==> v32 <==
Design top, start of the top module:
module top(
    input clk, rst,
    input [3:0] key_in,
    output [6:0] seg,
    output [7:0] sel,
    output reg [2:0] led, sel_led,
    output buz
);
    wire [2:0] key_val;
    localparam  S1 = 3'd1,
                S2 = 3'd2,
                S3 = 3'd3,
                S4 = 3'd4;
    key u_key(
        .clk(clk),
        .rst(rst),
        .key_in(key_in),
        .key_val(key_val)
    );
    reg [20:0] data_to_show;
    seg u_seg(
        .clk(clk),
        .rst(rst),
        .seg(seg),
        .sel(sel),
        .data(data_to_show)
    );
    wire [20:0] data_clock, data_stopwatch, data_timer;
    wire [2:0] led_clock, led_timer;
    wire [2:0] key_val_clock, key_val_stopwatch, key_val_timer;
    reg [1:0] current_state, next_state;
    localparam  CLOCK       = 2'b00,
                STOPWATCH   = 2'b01,
                TIMER       = 2'b11;
    assign key_val_clock = (current_state == CLOCK) ? key_val : 3'd0;
    assign key_val_stopwatch = (current_state == STOPWATCH) ? key_val : 3'd0;
    assign key_val_timer = (current_state == TIMER) ? key_val : 3'd0;
    clock u_clock (
        .clk(clk),
        .rst(rst),
        .key_val(key_val_clock),
        .data(data_clock),
        .led(led_clock)
    );
    stopwatch u_stopwatch (
        .clk(clk),
        .rst(rst),
        .key_val(key_val_stopwatch),
        .data(data_stopwatch)
    );
    timer u_timer (
        .clk(clk),
        .rst(rst),
        .key_val(key_val_timer),
        .data(data_timer),
        .led(led_timer),
        .buz(buz)
    );
    always @(posedge clk or negedge rst) begin
        if (!rst) begin
            current_state <= CLOCK;
        end else begin
            current_state <= next_state;
        end
    end
    always @(*) begin
        next_state = current_state;
        case (current_state)
  ...
Settings: LEC_CHECK=0, CAP_MARGIN=15, CELL_PAD_IN_SITES_DETAIL_PLACEMENT=2, CELL_PAD_IN_SITES_GLOBAL_PLACEMENT=3, CORE_MARGIN=2, CORE_UTILIZATION=48, GPL_ROUTABILITY_DRIVEN=1, PLACE_DENSITY=0.8, SETUP_SLACK_MARGIN=2.18, SLEW_MARGIN=35, TNS_END_PERCENT=15; clock period 10.0 ns.
run.sh (not shown) runs the stock make flow with config.mk's settings and CLKGATE_MAP_FILE=.
==> v21 (differences from v32) <==
CAP_MARGIN = 20   (was 15)
CELL_PAD_IN_SITES_DETAIL_PLACEMENT = not set   (was 2)
CELL_PAD_IN_SITES_GLOBAL_PLACEMENT = not set   (was 3)
CORE_UTILIZATION = 40   (was 48)
GPL_ROUTABILITY_DRIVEN = 0   (was 1)
PLACE_DENSITY = not set   (was 0.8)
PLACE_DENSITY_LB_ADDON = 0.24   (was not set)
SETUP_SLACK_MARGIN = not set   (was 2.18)
SLEW_MARGIN = 20   (was 35)
TNS_END_PERCENT = not set   (was 15)
==> comparison table <==
Cells in synth_stat.txt: v21 1140; v32 1140
Flip-flop cell with the highest count after synthesis: v21 sky130_fd_sc_hd__dfrtp_1; v32 sky130_fd_sc_hd__dfrtp_1
Yosys Warn Count: v21 8; v32 8
Fraction of the yosys area taken by sequential cells: v21 40.94%; v32 40.94%
Outcome: v21 complete, no violations; v32 did not finish
Failing step: v21 -; v32 global placement without I/O
Flip-flops with a built-in enable: v21 0; v32 0
Cell area after synthesis: v21 9821 µm²; v32 9821 µm²
Die y size: v21 160.7 µm; v32 147.0 µm
Share of synthesized cell area in and-or and or-and compound cells: v21 19.37%; v32 19.37%
Number of placement rows: v21 57; v32 52
Area share of the leading cell type in the synthesized netlist: v21 37.46%; v32 37.46%
Die width: v21 160.7 µm; v32 147.0 µm
DIE AREA: v21 25820 µm²; v32 21620 µm²
Proportion of synthesized area in mux cells: v21 3.109%; v32 3.109%
Proportion of register bits with asynchronous set or reset after synthesis: v21 100.0%; v32 100.0%
CORE AREA: v21 24180 µm²; v32 20170 µm²
Floorplan utilization: v21 40.62%; v32 48.69%
Mapped Nets: v21 1190; v32 1190
Post-synthesis average cell area: v21 8.615 µm²; v32 8.615 µm²
Post-synthesis cell count: v21 1140; v32 1140
Share of the synthesized netlist area taken by xor and xnor gates: v21 3.746%; v32 3.746%
Post-synthesis cell type count: v21 78; v32 78
Most used standard cell by instance count after synthesis: v21 sky130_fd_sc_hd__nand2_1; v32 sky130_fd_sc_hd__nand2_1

* * *

==> 12-19 <==
top again, from the RTL that the note above started with.
make LEC_CHECK=0 ABC_AREA=0 CAP_MARGIN=0 CELL_PAD_IN_SITES_GLOBAL_PLACEMENT=0 CORE_MARGIN=2 CORE_UTILIZATION=72 CTS_CLUSTER_DIAMETER=314 CTS_CLUSTER_SIZE=17 MAX_ROUTING_LAYER=met5 MIN_ROUTING_LAYER=met1 PLACE_DENSITY=0.41 SETUP_SLACK_MARGIN=1.4 SLEW_MARGIN=20 finish   # period 4.72 ns
==> 12-22 (differences from 12-19) <==
Settings changed: ABC_AREA 0 to default, CORE_MARGIN 2 to 5, CORE_UTILIZATION 72 to 64, CTS_CLUSTER_DIAMETER 314 to default, CTS_CLUSTER_SIZE 17 to 50, HOLD_SLACK_MARGIN from default to 0.14, PLACE_DENSITY 0.41 to default, SETUP_SLACK_MARGIN 1.4 to 2.53.
==> flow/constraint.sdc (replaced) <==
create_clock -name core_clock -period 9.7 [get_ports {clk}]
set_input_delay 1.9400 -clock core_clock [delete_from_list [all_inputs] [get_ports {clk}]]
set_output_delay 1.9400 -clock core_clock [all_outputs]
set_load 0.01 [all_outputs]
==> 10-04 (differences from 12-19) <==
Settings changed: ABC_AREA 0 to default, CELL_PAD_IN_SITES_GLOBAL_PLACEMENT 0 to 1, CORE_UTILIZATION 72 to 65, CTS_CLUSTER_DIAMETER 314 to default, HOLD_SLACK_MARGIN from default to 0.3, PLACE_DENSITY 0.41 to default, SETUP_SLACK_MARGIN 1.4 to default.
==> flow/constraint.sdc (replaced) <==
create_clock -name core_clock -period 5.68 [get_ports {clk}]
set_input_delay 1.1360 -clock core_clock [delete_from_list [all_inputs] [get_ports {clk}]]
set_output_delay 1.1360 -clock core_clock [all_outputs]
set_load 0.01 [all_outputs]
==> qor summary <==
| item | 12-19 | 10-04 | 12-22 |
|---|---|---|---|
| Number of clock buffer instances in the layout | 17 | 19 | 18 |
| Relative area of clock buffers and inverters in the final design | 0.0481 | 0.0513 | 0.0571 |
| Final worst clock skew | 0.0103 ns | 0.0121 ns | 0.0128 ns |
| Longest individual stage delay on the worst path | 0.49 ns | 0.43 ns | 0.63 ns |
| Headroom to the max-slew limit | 0.353 | 0.512 | 0.314 |
| Power per unit of standard cell area | 240 mW/mm^2 | 213 mW/mm^2 | 132 mW/mm^2 |
| Run status | failed layout checks | finished clean | finished clean |
| Violated checks | negative setup slack | - | - |
| Number of signal-net buffers in the layout | 176 | 81 | 42 |
| OpenROAD warnings | 53 | 51 | 50 |
| Worst flop-to-flop path startpoint | u_stopwatch.data[3]$_DFFE_PN0P_ | u_stopwatch.data[15]$_DFFE_PN0P_ | u_stopwatch.data[15]$_DFFE_PN0P_ |
| Leak pwr | 5.41 nW | 4.91 nW | 4.74 nW |
| Switching power | 0.000778 W | 0.000594 W | 0.000345 W |
| Met3 Track Usage GR | 0.0741 | 0.0582 | 0.0559 |
| Total die area | 0.0146 mm^2 | 0.0161 mm^2 | 0.0179 mm^2 |
| Core area | 0.0133 mm^2 | 0.0146 mm^2 | 0.0151 mm^2 |
| Routability congestion estimate | 0.951 | 0.900 | 0.920 |
| Final design instance area without fill | 0.0122 mm^2 | 0.0112 mm^2 | 0.0110 mm^2 |
| Pin count of the biggest net entering global routing | 105 | 72 | 90 |
| Portion of total power attributed to the clock network | 0.473 | 0.468 | 0.490 |
| Die outline width | 121 um | 127 um | 134 um |
| Fraction of power spent switching nets | 0.267 | 0.249 | 0.237 |
| Global-route wire length before repair | 44.7 mm | 38.7 mm | 38.4 mm |
| Total internal power | 0.00214 W | 0.00179 W | 0.00111 W |

* * *

==> build 33: inputs <==
Starting RTL as in the previous note.
clock: 4.65 ns
lec_check: 0
abc_area: 1
cap_margin: 10
core_margin: 2
core_utilization: 72
cts_cluster_diameter: 355
hold_slack_margin: 0.3
slew_margin: 20
==> build 26 (differences from build 33) <==
Settings changed: ABC_AREA 1 to unset, CAP_MARGIN 10 to 20, CTS_CLUSTER_DIAMETER 355 to unset, HOLD_SLACK_MARGIN 0.3 to unset.
==> flow/constraint.sdc (replaced) <==
create_clock -name core_clock -period 7.99 [get_ports {clk}]
set_input_delay 1.5980 -clock core_clock [delete_from_list [all_inputs] [get_ports {clk}]]
set_output_delay 1.5980 -clock core_clock [all_outputs]
set_load 0.01 [all_outputs]
==> notes <==
Build 26 ran to the end with no violations. Build 33 finished but failed the layout checks on negative setup slack. Critical path depth: build 33 is higher than build 26 (12). Of build 26 and build 33, build 26 has the higher sequential share of layout area (gap 3.0 points). Utilization: build 26 is lower than build 33 (7.9 points). Between build 26 and build 33, the lower first-iteration DRC count is in build 26 (gap 39%, measured against build 33). Of build 26 and build 33, build 33 has the higher final cell count (gap about 15%, measured against build 33).

* * *

==> exp/yarrow <==
Starting RTL as in the previous note.
clock: 11.2 ns
lec_check: 0
abc_area: 1
cap_margin: 10
cell_pad_in_sites_detail_placement: 1
core_margin: 4
core_utilization: 31
cts_cluster_diameter: 318
place_density: 0.47
setup_slack_margin: 2.55
slew_margin: 10
==> exp/quartz: changes against exp/yarrow <==
- ABC_AREA: 1 -> not set
- CAP_MARGIN: 10 -> 20
- CELL_PAD_IN_SITES_DETAIL_PLACEMENT: 1 -> not set
- CORE_MARGIN: 4 -> 2
- CORE_UTILIZATION: 31 -> 66
- CTS_CLUSTER_DIAMETER: 318 -> not set
- PLACE_DENSITY: 0.47 -> not set
- SETUP_SLACK_MARGIN: 2.55 -> not set
- SLEW_MARGIN: 10 -> 20
==> flow/constraint.sdc (replaced) <==
create_clock -name core_clock -period 4.52 [get_ports {clk}]
set_input_delay 0.9040 -clock core_clock [delete_from_list [all_inputs] [get_ports {clk}]]
set_output_delay 0.9040 -clock core_clock [all_outputs]
set_load 0.01 [all_outputs]
==> exp/cedar: changes against exp/yarrow <==
- ABC_AREA: 1 -> not set
- CAP_MARGIN: 10 -> 0
- CELL_PAD_IN_SITES_DETAIL_PLACEMENT: 1 -> not set
- CORE_MARGIN: 4 -> 2
- CORE_UTILIZATION: 31 -> 72
- CTS_CLUSTER_DIAMETER: 318 -> 395
- CTS_CLUSTER_SIZE: not set -> 98
- PLACE_DENSITY: 0.47 -> not set
- SETUP_SLACK_MARGIN: 2.55 -> not set
- SLEW_MARGIN: 10 -> 20
==> flow/constraint.sdc (replaced) <==
create_clock -name core_clock -period 9.56 [get_ports {clk}]
set_input_delay 1.9120 -clock core_clock [delete_from_list [all_inputs] [get_ports {clk}]]
set_output_delay 1.9120 -clock core_clock [all_outputs]
set_load 0.01 [all_outputs]
==> metrics.cfg <==
[run_status]
status=timing/DRC/antenna clean

[power_and_ir_drop]
power.density_nw_per_um2=116.2
combPwrFrac_pct=3.8

[place]
placed_cell_area_sq_um=10350

[global_route]
grt_use_met1_pct=21.09
grt_pass1_vias=8815
grt_usage_pct=15.68

[routing]
wl_met2_mm=12.07
via_per_inst=4.947
first_iter_violations=376

[setup_path]
critPathMaxFanout=21
worstPathArrival_ns=4.78

[finish]
seq_area_sq_um=4020

[timing]
fin_crit_ns=7.017
max_freq_mhz=142.5

[logic_synthesis]
netlist_area_sq_um=9642

[clock_network]
clk_latency_ns=0.44

[floorplan]
rows=64

Source of the figures above: exp/yarrow

==> metrics.cfg <==
[timing]
setup_slack_ns=-0.9054
max_freq_mhz=184.3
final-setup-viol-count=7

[setup_path]
worstPathArrival_ns=4.52

[global_route]
grt_usage_pct=32.85
grt_use_met1_pct=42.27

[floorplan]
rows=44

[place]
placed_cell_area_sq_um=11260

[routing]
via_per_inst=6.259
wl_met2_mm=13.19
first_iter_violations=1098

[logic_synthesis]
netlist_area_sq_um=9821

[power_and_ir_drop]
combPwrFrac_pct=4.0

[run_status]
status=failed layout checks
so_faults=negative setup slack

Source of the figures above: exp/quartz

==> metrics.cfg <==
[run_status]
status=timing/DRC/antenna clean

[floorplan]
rows=42

[power_and_ir_drop]
combPwrFrac_pct=3.7

[global_route]
grt_pass1_vias=8033
grt_usage_pct=32.42

[finish]
seq_area_sq_um=4020

[timing]
fin_crit_ns=7.615
max_freq_mhz=131.3

[setup_path]
worstPathArrival_ns=5.70
critPathMaxFanout=32

[logic_synthesis]
netlist_area_sq_um=9821

Source of the figures above: exp/cedar

Power and IR drop assume default switching activity.
